==> inputs of build 32 <==
Design lcd_top, start of the top module:
module lcd_top(
  input clk,
  input rst,
  input PS2_CLK,
  input PS2_DATA,
  output [7:4] DB,
  output LCD_E,
  output LCD_RS,
  output LCD_RW,
  output [7:0] LED
  );
  wire busy;
  wire cmd;
  wire en;
  wire [7:0] data;
  snaptest LD1 (
    .clk(clk),
    .rst(rst),
    .busy(busy),
	 .PS2_CLK(PS2_CLK),
	 .PS2_DATA(PS2_DATA),
    .cmd(cmd),
    .en(en),
    .data(data),
	 .LED(LED)
    );
  lcd_controller LC1 (
    .clk(clk),
    .rst(rst),
    .en(en),
    .cmd(cmd),
    .data(data),
    .DB(DB),
    .LCD_E(LCD_E),
    .LCD_RS(LCD_RS),
    .LCD_RW(LCD_RW),
    .busy(busy)
    );
endmodule
clock: 20.0 ns
lec_check: 0
abc_area: 1
cap_margin: 30
cell_pad_in_sites_detail_placement: 1
cell_pad_in_sites_global_placement: 3
core_aspect_ratio: 0.99
core_margin: 2
core_utilization: 62
cts_cluster_diameter: 116
cts_cluster_size: 16
gpl_routability_driven: 0
gpl_timing_driven: 1
hold_slack_margin: 0.09
max_routing_layer: met4
min_routing_layer: met2
place_density_lb_addon: 0.08
setup_slack_margin: 3.59
slew_margin: 0
tns_end_percent: 45
run.sh (not shown) runs the stock make flow with config.mk's settings and CLKGATE_MAP_FILE=.
==> build 37 (differences from build 32) <==
==> flow/config.mk (replaced) <==
export PLATFORM = sky130hd
export DESIGN_NAME = lcd_top
export DESIGN_NICKNAME = lcd_top
export VERILOG_FILES = /design/flow/design.v
export SDC_FILE = /design/flow/constraint.sdc
export NUM_CORES = 4
export LEC_CHECK = 0
export ABC_AREA = 1
export CAP_MARGIN = 20
export CORE_MARGIN = 2
export CORE_UTILIZATION = 72
export CTS_CLUSTER_DIAMETER = 370
export SETUP_SLACK_MARGIN = 2.44
export SLEW_MARGIN = 20
==> flow/constraint.sdc (replaced) <==
create_clock -name core_clock -period 8.19 [get_ports {clk}]
set_input_delay 1.6380 -clock core_clock [delete_from_list [all_inputs] [get_ports {clk}]]
set_output_delay 1.6380 -clock core_clock [all_outputs]
set_load 0.01 [all_outputs]
==> build 9 (differences from build 32) <==
--- a/flow/config.mk
+++ b/flow/config.mk
@@ -9,5 +9,4 @@
 export CAP_MARGIN = 30
 export CELL_PAD_IN_SITES_DETAIL_PLACEMENT = 1
-export CELL_PAD_IN_SITES_GLOBAL_PLACEMENT = 3
 export CORE_ASPECT_RATIO = 0.99
 export CORE_MARGIN = 2
@@ -16,5 +15,5 @@
 export CTS_CLUSTER_SIZE = 16
 export GPL_ROUTABILITY_DRIVEN = 0
-export GPL_TIMING_DRIVEN = 1
+export GPL_TIMING_DRIVEN = 0
 export HOLD_SLACK_MARGIN = 0.09
 export MAX_ROUTING_LAYER = met4
==> summary of the runs <==
- Build 37 stopped in global routing (5_1_grt), error ODB-0269. Build 32 failed in global placement without I/O (3_1_place_gp_skip_io) (FLW-0024). Build 9 died in global routing (5_1_grt).
- In area after synthesis, build 32 and build 37 do not differ.
- Die area is the same in build 32 and build 9.
- Synthesized cell count is the same in build 32 and build 37.

==> run a: inputs <==
lcd_top again, from the RTL that the note above started with.
export LEC_CHECK = 0
export ABC_AREA = 0
export CAP_MARGIN = 30
export CELL_PAD_IN_SITES_DETAIL_PLACEMENT = 1
export CELL_PAD_IN_SITES_GLOBAL_PLACEMENT = 3
export CORE_ASPECT_RATIO = 0.99
export CORE_MARGIN = 2
export CORE_UTILIZATION = 37
export CTS_CLUSTER_DIAMETER = 116
export CTS_CLUSTER_SIZE = 16
export GPL_ROUTABILITY_DRIVEN = 0
export GPL_TIMING_DRIVEN = 1
export HOLD_SLACK_MARGIN = 0.09
export MAX_ROUTING_LAYER = met4
export MIN_ROUTING_LAYER = met2
export PLACE_DENSITY_LB_ADDON = 0.08
export SETUP_SLACK_MARGIN = 3.59
export SLEW_MARGIN = 0
export TNS_END_PERCENT = 45
create_clock -name core_clock -period 20.0 [get_ports {clk}]
==> inputs of run b, as changes to run a <==
- ABC_AREA: 0 -> unset
- CAP_MARGIN: 30 -> 20
- CELL_PAD_IN_SITES_DETAIL_PLACEMENT: 1 -> unset
- CELL_PAD_IN_SITES_GLOBAL_PLACEMENT: 3 -> unset
- CORE_ASPECT_RATIO: 0.99 -> unset
- CORE_UTILIZATION: 37 -> 66
- CTS_CLUSTER_DIAMETER: 116 -> 204
- CTS_CLUSTER_SIZE: 16 -> unset
- GPL_ROUTABILITY_DRIVEN: 0 -> unset
- GPL_TIMING_DRIVEN: 1 -> unset
- HOLD_SLACK_MARGIN: 0.09 -> unset
- MAX_ROUTING_LAYER: met4 -> unset
- MIN_ROUTING_LAYER: met2 -> unset
- PLACE_DENSITY_LB_ADDON: 0.08 -> unset
- SETUP_SLACK_MARGIN: 3.59 -> unset
- SLEW_MARGIN: 0 -> 20
- TNS_END_PERCENT: 45 -> unset
==> flow/constraint.sdc (replaced) <==
create_clock -name core_clock -period 8.52 [get_ports {clk}]
set_input_delay 1.7040 -clock core_clock [delete_from_list [all_inputs] [get_ports {clk}]]
set_output_delay 1.7040 -clock core_clock [all_outputs]
set_load 0.01 [all_outputs]
==> inputs of run c, as changes to run a <==
- ABC_AREA: 0 -> 1
- CAP_MARGIN: 30 -> 20
- CELL_PAD_IN_SITES_DETAIL_PLACEMENT: 1 -> unset
- CELL_PAD_IN_SITES_GLOBAL_PLACEMENT: 3 -> unset
- CORE_ASPECT_RATIO: 0.99 -> unset
- CORE_UTILIZATION: 37 -> 72
- CTS_CLUSTER_DIAMETER: 116 -> unset
- CTS_CLUSTER_SIZE: 16 -> unset
- GPL_ROUTABILITY_DRIVEN: 0 -> unset
- GPL_TIMING_DRIVEN: 1 -> unset
- HOLD_SLACK_MARGIN: 0.09 -> unset
- MAX_ROUTING_LAYER: met4 -> unset
- MIN_ROUTING_LAYER: met2 -> unset
- PLACE_DENSITY_LB_ADDON: 0.08 -> unset
- SETUP_SLACK_MARGIN: 3.59 -> 1.92
- SLEW_MARGIN: 0 -> 20
- TNS_END_PERCENT: 45 -> unset
==> flow/constraint.sdc (replaced) <==
create_clock -name core_clock -period 8.19 [get_ports {clk}]
set_input_delay 1.6380 -clock core_clock [delete_from_list [all_inputs] [get_ports {clk}]]
set_output_delay 1.6380 -clock core_clock [all_outputs]
set_load 0.01 [all_outputs]
==> inputs of run d, as changes to run a <==
- ABC_AREA: 0 -> unset
- CAP_MARGIN: 30 -> 25
- CELL_PAD_IN_SITES_DETAIL_PLACEMENT: 1 -> unset
- CELL_PAD_IN_SITES_GLOBAL_PLACEMENT: 3 -> unset
- CORE_ASPECT_RATIO: 0.99 -> unset
- CORE_UTILIZATION: 37 -> 15
- CTS_CLUSTER_DIAMETER: 116 -> unset
- CTS_CLUSTER_SIZE: 16 -> unset
- GPL_TIMING_DRIVEN: 1 -> unset
- HOLD_SLACK_MARGIN: 0.09 -> unset
- MAX_ROUTING_LAYER: met4 -> unset
- PLACE_DENSITY_LB_ADDON: 0.08 -> 0.1
- SETUP_SLACK_MARGIN: 3.59 -> unset
- SLEW_MARGIN: 0 -> 30
- TNS_END_PERCENT: 45 -> 35
==> flow/constraint.sdc (replaced) <==
create_clock -name core_clock -period 17.6 [get_ports {clk}]
set_input_delay 3.5200 -clock core_clock [delete_from_list [all_inputs] [get_ports {clk}]]
set_output_delay 3.5200 -clock core_clock [all_outputs]
set_load 0.01 [all_outputs]
==> summary of the runs <==
- Run a produced a clean layout. Run b finished clean. Run c completed, yet does not pass: max-capacitance violations, max-slew violations, negative setup slack. Run d finished clean.
- Of run b and run c, run c has the higher design area (gap 11%, measured against run c).
- The lowest die size belongs to run c, the highest to run d.
- Critical path depth is the same in run a and run d.
- Total power, lowest first: run a, run d, run b, run c.
No activity file was given, so power comes from the tool's default toggle rates.
